// System
module System(
	clk,
	rst,
	mbed,
	select,
	GreenBlueServoOut,
	RedServoOut,
	BinRecycleServoOut,
	RedBlueServoOut,
	GreenOtherServoOut,
	dispenseBlueLED,
	dispenseComplete,
	dispenseGreenLED,
	dispenseRedLED,
	mainState,
	mbedOutput,
	results,
	sortBlueLED,
	sortComplete,
	sortGreenLED,
	sortRedLED
);
input	clk;
input	rst;
input	[6:0] mbed;
input	[0:0] select;
output	GreenBlueServoOut;
output	RedServoOut;
output	BinRecycleServoOut;
output	RedBlueServoOut;
output	GreenOtherServoOut;
output	[0:0] dispenseBlueLED;
output	[0:0] dispenseComplete;
output	[0:0] dispenseGreenLED;
output	[0:0] dispenseRedLED;
output	[4:0] mainState;
output	[2:0] mbedOutput;
output	[2:0] results;
output	[0:0] sortBlueLED;
output	[0:0] sortComplete;
output	[0:0] sortGreenLED;
output	[0:0] sortRedLED;
wire	[1:0] conDispenseColour;
wire	[0:0] conDispenseStart;
wire	[2:0] conSortColour;
wire	[0:0] conSortStart;
wire	[2:0] controllerOutput;
wire	[0:0] dispenseComplete_ALTERA_SYNTHESIZED;
wire	[9:0] mainBinRecycle;
wire	[1:0] mainDispenseColour;
wire	[0:0] maindispenseStart;
wire	[9:0] mainGreenBlue;
wire	[9:0] mainGreenOther;
wire	[9:0] mainRed;
wire	[9:0] mainRedBlue;
wire	[2:0] mainSortColour;
wire	[0:0] mainSortStart;
wire	[2:0] maintenanceOutput;
wire	[9:0] normalBinRecycle;
wire	[9:0] normalGreenBlue;
wire	[9:0] normalGreenOther;
wire	[9:0] normalRed;
wire	[9:0] normalRedBlue;
wire	[0:0] selectBinRecycle;
wire	[0:0] selectGreenBlue;
wire	[0:0] selectGreenOther;
wire	[0:0] selectRed;
wire	[0:0] selectRedBlue;
wire	[0:0] sortComplete_ALTERA_SYNTHESIZED;
wire	[0:0] startSort;
wire	[9:0] SYNTHESIZED_WIRE_0;
wire	[9:0] SYNTHESIZED_WIRE_1;
wire	[9:0] SYNTHESIZED_WIRE_2;
wire	[2:0] SYNTHESIZED_WIRE_3;
wire	[6:0] SYNTHESIZED_WIRE_4;
wire	[6:0] SYNTHESIZED_WIRE_5;
wire	[0:0] SYNTHESIZED_WIRE_6;
wire	[1:0] SYNTHESIZED_WIRE_7;
wire	[9:0] SYNTHESIZED_WIRE_8;
  ...
Size: roughly 400 flip-flops, about 34 I/O pins, roughly 0.018 sq mm of cells after synthesis.
Settings: LEC_CHECK=0, CAP_MARGIN=20, CORE_MARGIN=2, CORE_UTILIZATION=72, HOLD_SLACK_MARGIN=-0.08, SETUP_SLACK_MARGIN=0.77, SLEW_MARGIN=20; clock period 3.16 ns.
run.sh (not shown) runs the stock make flow with config.mk's settings and CLKGATE_MAP_FILE=.
The first run passed the timing, design-rule and antenna checks.
Change:
Settings changed: CORE_UTILIZATION 72 to 71, CTS_CLUSTER_SIZE set to 25, HOLD_SLACK_MARGIN -0.08 to unset, SETUP_SLACK_MARGIN 0.77 to unset.
=> Final cell count is about the same; count of clock-buffer cells in the layout rose by 7; maximum frequency went down by 18%; die area went up by 1.4%; total power goes up by 1.6%; utilization drops by 0.96 points; wire length went down by 1.6%; via count falls by 1.6%; setup slack loses 0.51 ns; sequential power is about the same.
Change:
Settings changed: CORE_UTILIZATION 71 to 72, CTS_CLUSTER_DIAMETER set to 28, CTS_CLUSTER_SIZE 25 to 10, PLACE_DENSITY_LB_ADDON set to 0.19, SETUP_SLACK_MARGIN set to 0.93, SLEW_MARGIN 20 to 35.
Result: Sequential share of layout area came out lower by 2.5 points; first-iteration DRC count came out higher by about 50%; clock-buffer cell count came out higher by 39; cell area came out higher by about 7%; fmax came out higher by 28%; clock power came out higher by 60%; global-route usage came out higher by 5.8 points; die size came out lower by 1.4%; combinational power came out higher by about 8%.
Change:
Settings changed: CTS_CLUSTER_DIAMETER 28 to unset, CTS_CLUSTER_SIZE 10 to 25, SETUP_SLACK_MARGIN 0.93 to 0.76, SLEW_MARGIN 35 to 20.
Outcome: Final area falls by 6.0%; global-route usage falls by 4.3 points; power falls by 22%.
Change:
Settings changed: CTS_CLUSTER_SIZE 25 to 10, SETUP_SLACK_MARGIN 0.76 to 0.93.
Total power shrinks by a few percent.
Count of clock-buffer cells in the layout shrinks by 7.
Global-route usage shrinks by 0.37 points.
Sequential cell count does not change.
Synthesized area does not change.
Change:
Settings changed: CORE_UTILIZATION 72 to 70, CTS_CLUSTER_SIZE 10 to unset, PLACE_DENSITY_LB_ADDON 0.19 to unset, SETUP_SLACK_MARGIN 0.93 to 0.01.
Outcome: Via count came out lower by 3.0%; synthesized area is unchanged; die size grows by 2.8%; clock power came out higher by 16%.

* * *

Starting RTL as in the previous note.
## System
module System(
	clk,
	rst,
	mbed,
	select,
	GreenBlueServoOut,
	RedServoOut,
	BinRecycleServoOut,
	RedBlueServoOut,
	GreenOtherServoOut,
	dispenseBlueLED,
	dispenseComplete,
	dispenseGreenLED,
	dispenseRedLED,
	mainState,
	mbedOutput,
	results,
	sortBlueLED,
	sortComplete,
	sortGreenLED,
	sortRedLED
);
input	clk;
input	rst;
input	[6:0] mbed;
input	[0:0] select;
output	GreenBlueServoOut;
output	RedServoOut;
output	BinRecycleServoOut;
output	RedBlueServoOut;
output	GreenOtherServoOut;
output	[0:0] dispenseBlueLED;
output	[0:0] dispenseComplete;
output	[0:0] dispenseGreenLED;
output	[0:0] dispenseRedLED;
output	[4:0] mainState;
output	[2:0] mbedOutput;
output	[2:0] results;
output	[0:0] sortBlueLED;
output	[0:0] sortComplete;
output	[0:0] sortGreenLED;
output	[0:0] sortRedLED;
wire	[1:0] conDispenseColour;
wire	[0:0] conDispenseStart;
wire	[2:0] conSortColour;
wire	[0:0] conSortStart;
wire	[2:0] controllerOutput;
wire	[0:0] dispenseComplete_ALTERA_SYNTHESIZED;
wire	[9:0] mainBinRecycle;
wire	[1:0] mainDispenseColour;
wire	[0:0] maindispenseStart;
wire	[9:0] mainGreenBlue;
wire	[9:0] mainGreenOther;
wire	[9:0] mainRed;
wire	[9:0] mainRedBlue;
wire	[2:0] mainSortColour;
wire	[0:0] mainSortStart;
wire	[2:0] maintenanceOutput;
wire	[9:0] normalBinRecycle;
wire	[9:0] normalGreenBlue;
wire	[9:0] normalGreenOther;
wire	[9:0] normalRed;
wire	[9:0] normalRedBlue;
wire	[0:0] selectBinRecycle;
wire	[0:0] selectGreenBlue;
wire	[0:0] selectGreenOther;
wire	[0:0] selectRed;
wire	[0:0] selectRedBlue;
wire	[0:0] sortComplete_ALTERA_SYNTHESIZED;
wire	[0:0] startSort;
wire	[9:0] SYNTHESIZED_WIRE_0;
wire	[9:0] SYNTHESIZED_WIRE_1;
wire	[9:0] SYNTHESIZED_WIRE_2;
wire	[2:0] SYNTHESIZED_WIRE_3;
wire	[6:0] SYNTHESIZED_WIRE_4;
wire	[6:0] SYNTHESIZED_WIRE_5;
  ...
Settings: LEC_CHECK=0, ABC_AREA=1, CAP_MARGIN=20, CORE_ASPECT_RATIO=0.5, CORE_MARGIN=2, CORE_UTILIZATION=72, CTS_CLUSTER_DIAMETER=298, CTS_CLUSTER_SIZE=15, PLACE_DENSITY_LB_ADDON=0.21, SETUP_SLACK_MARGIN=0.95, SLEW_MARGIN=20; clock period 3.16 ns.
Change:
==> flow/config.mk (replaced) <==
export PLATFORM = sky130hd
export DESIGN_NAME = System
export DESIGN_NICKNAME = System
export VERILOG_FILES = /design/flow/design.v
export SDC_FILE = /design/flow/constraint.sdc
export NUM_CORES = 4
export LEC_CHECK = 0
export CAP_MARGIN = 20
export CORE_MARGIN = 2
export CORE_UTILIZATION = 72
export CTS_CLUSTER_SIZE = 23
export PLACE_DENSITY_LB_ADDON = 0.12
export SETUP_SLACK_MARGIN = 0.92
export SLEW_MARGIN = 20
=>
- total power is higher by 15%
- non-clock buffer count is higher by 16
- maximum frequency is lower by about 5%
Change:
--- a/flow/config.mk
+++ b/flow/config.mk
@@ -7,2 +7,3 @@
 export LEC_CHECK = 0
+export ABC_AREA = 0
 export CAP_MARGIN = 20
@@ -10,5 +11,7 @@
 export CORE_UTILIZATION = 72
-export CTS_CLUSTER_SIZE = 23
+export CTS_CLUSTER_DIAMETER = 61
+export CTS_CLUSTER_SIZE = 14
+export HOLD_SLACK_MARGIN = 0.29
 export PLACE_DENSITY_LB_ADDON = 0.12
-export SETUP_SLACK_MARGIN = 0.92
+export SETUP_SLACK_MARGIN = 0.93
 export SLEW_MARGIN = 20
Die area stays the same.
Worst setup slack improved by 0.071 ns.
Sequential power barely changes.
Hold slack improved by 0.045 ns.
Power decreases by about 9%.
Cell area is lower by 2.3%.
Change:
--- a/flow/config.mk
+++ b/flow/config.mk
@@ -12,3 +12,3 @@
 export CTS_CLUSTER_DIAMETER = 61
-export CTS_CLUSTER_SIZE = 14
+export CTS_CLUSTER_SIZE = 10
 export HOLD_SLACK_MARGIN = 0.29
Sequential cell count does not change.
Register-to-register slack is worse by 0.06 ns.
Maximum frequency went down by about 5%.
Combinational power hardly moves.
Die area stays the same.
Area after synthesis is unchanged.
Wire length rises by 1.6%.
Critical path depth goes up by 5.
First-iteration DRC count grows by 10%.
Change:
--- a/flow/config.mk
+++ b/flow/config.mk
@@ -11,4 +11,4 @@
 export CORE_UTILIZATION = 72
-export CTS_CLUSTER_DIAMETER = 61
-export CTS_CLUSTER_SIZE = 10
+export CTS_CLUSTER_DIAMETER = 376
+export CTS_CLUSTER_SIZE = 11
 export HOLD_SLACK_MARGIN = 0.29
Outcome:
- The new run finished clean
- count of clock-buffer cells in the layout decreases by 6
- non-clock buffer count went up by 4
- setup slack gains 0.091 ns
- die size stays the same
Change:
--- a/flow/config.mk
+++ b/flow/config.mk
@@ -7,3 +7,2 @@
 export LEC_CHECK = 0
-export ABC_AREA = 0
 export CAP_MARGIN = 20
@@ -11,7 +10,6 @@
 export CORE_UTILIZATION = 72
-export CTS_CLUSTER_DIAMETER = 376
-export CTS_CLUSTER_SIZE = 11
+export CTS_CLUSTER_SIZE = 10
 export HOLD_SLACK_MARGIN = 0.29
 export PLACE_DENSITY_LB_ADDON = 0.12
-export SETUP_SLACK_MARGIN = 0.93
+export SETUP_SLACK_MARGIN = 0.92
 export SLEW_MARGIN = 20
Outcome: Die area is unchanged; worst setup slack gets better by 0.0068 ns; worst hold slack loses 0.040 ns; wire length is higher by 2.7%; via count went up by 1.2%; sequential share of layout area went down by 0.38 points; critical path depth went up by 2; utilization came out higher by 0.74 points; count of clock-buffer cells in the layout rises by 12; non-clock buffer count is lower by 3; power increases by 4.3%.
No activity file was given, so power comes from the tool's default toggle rates.
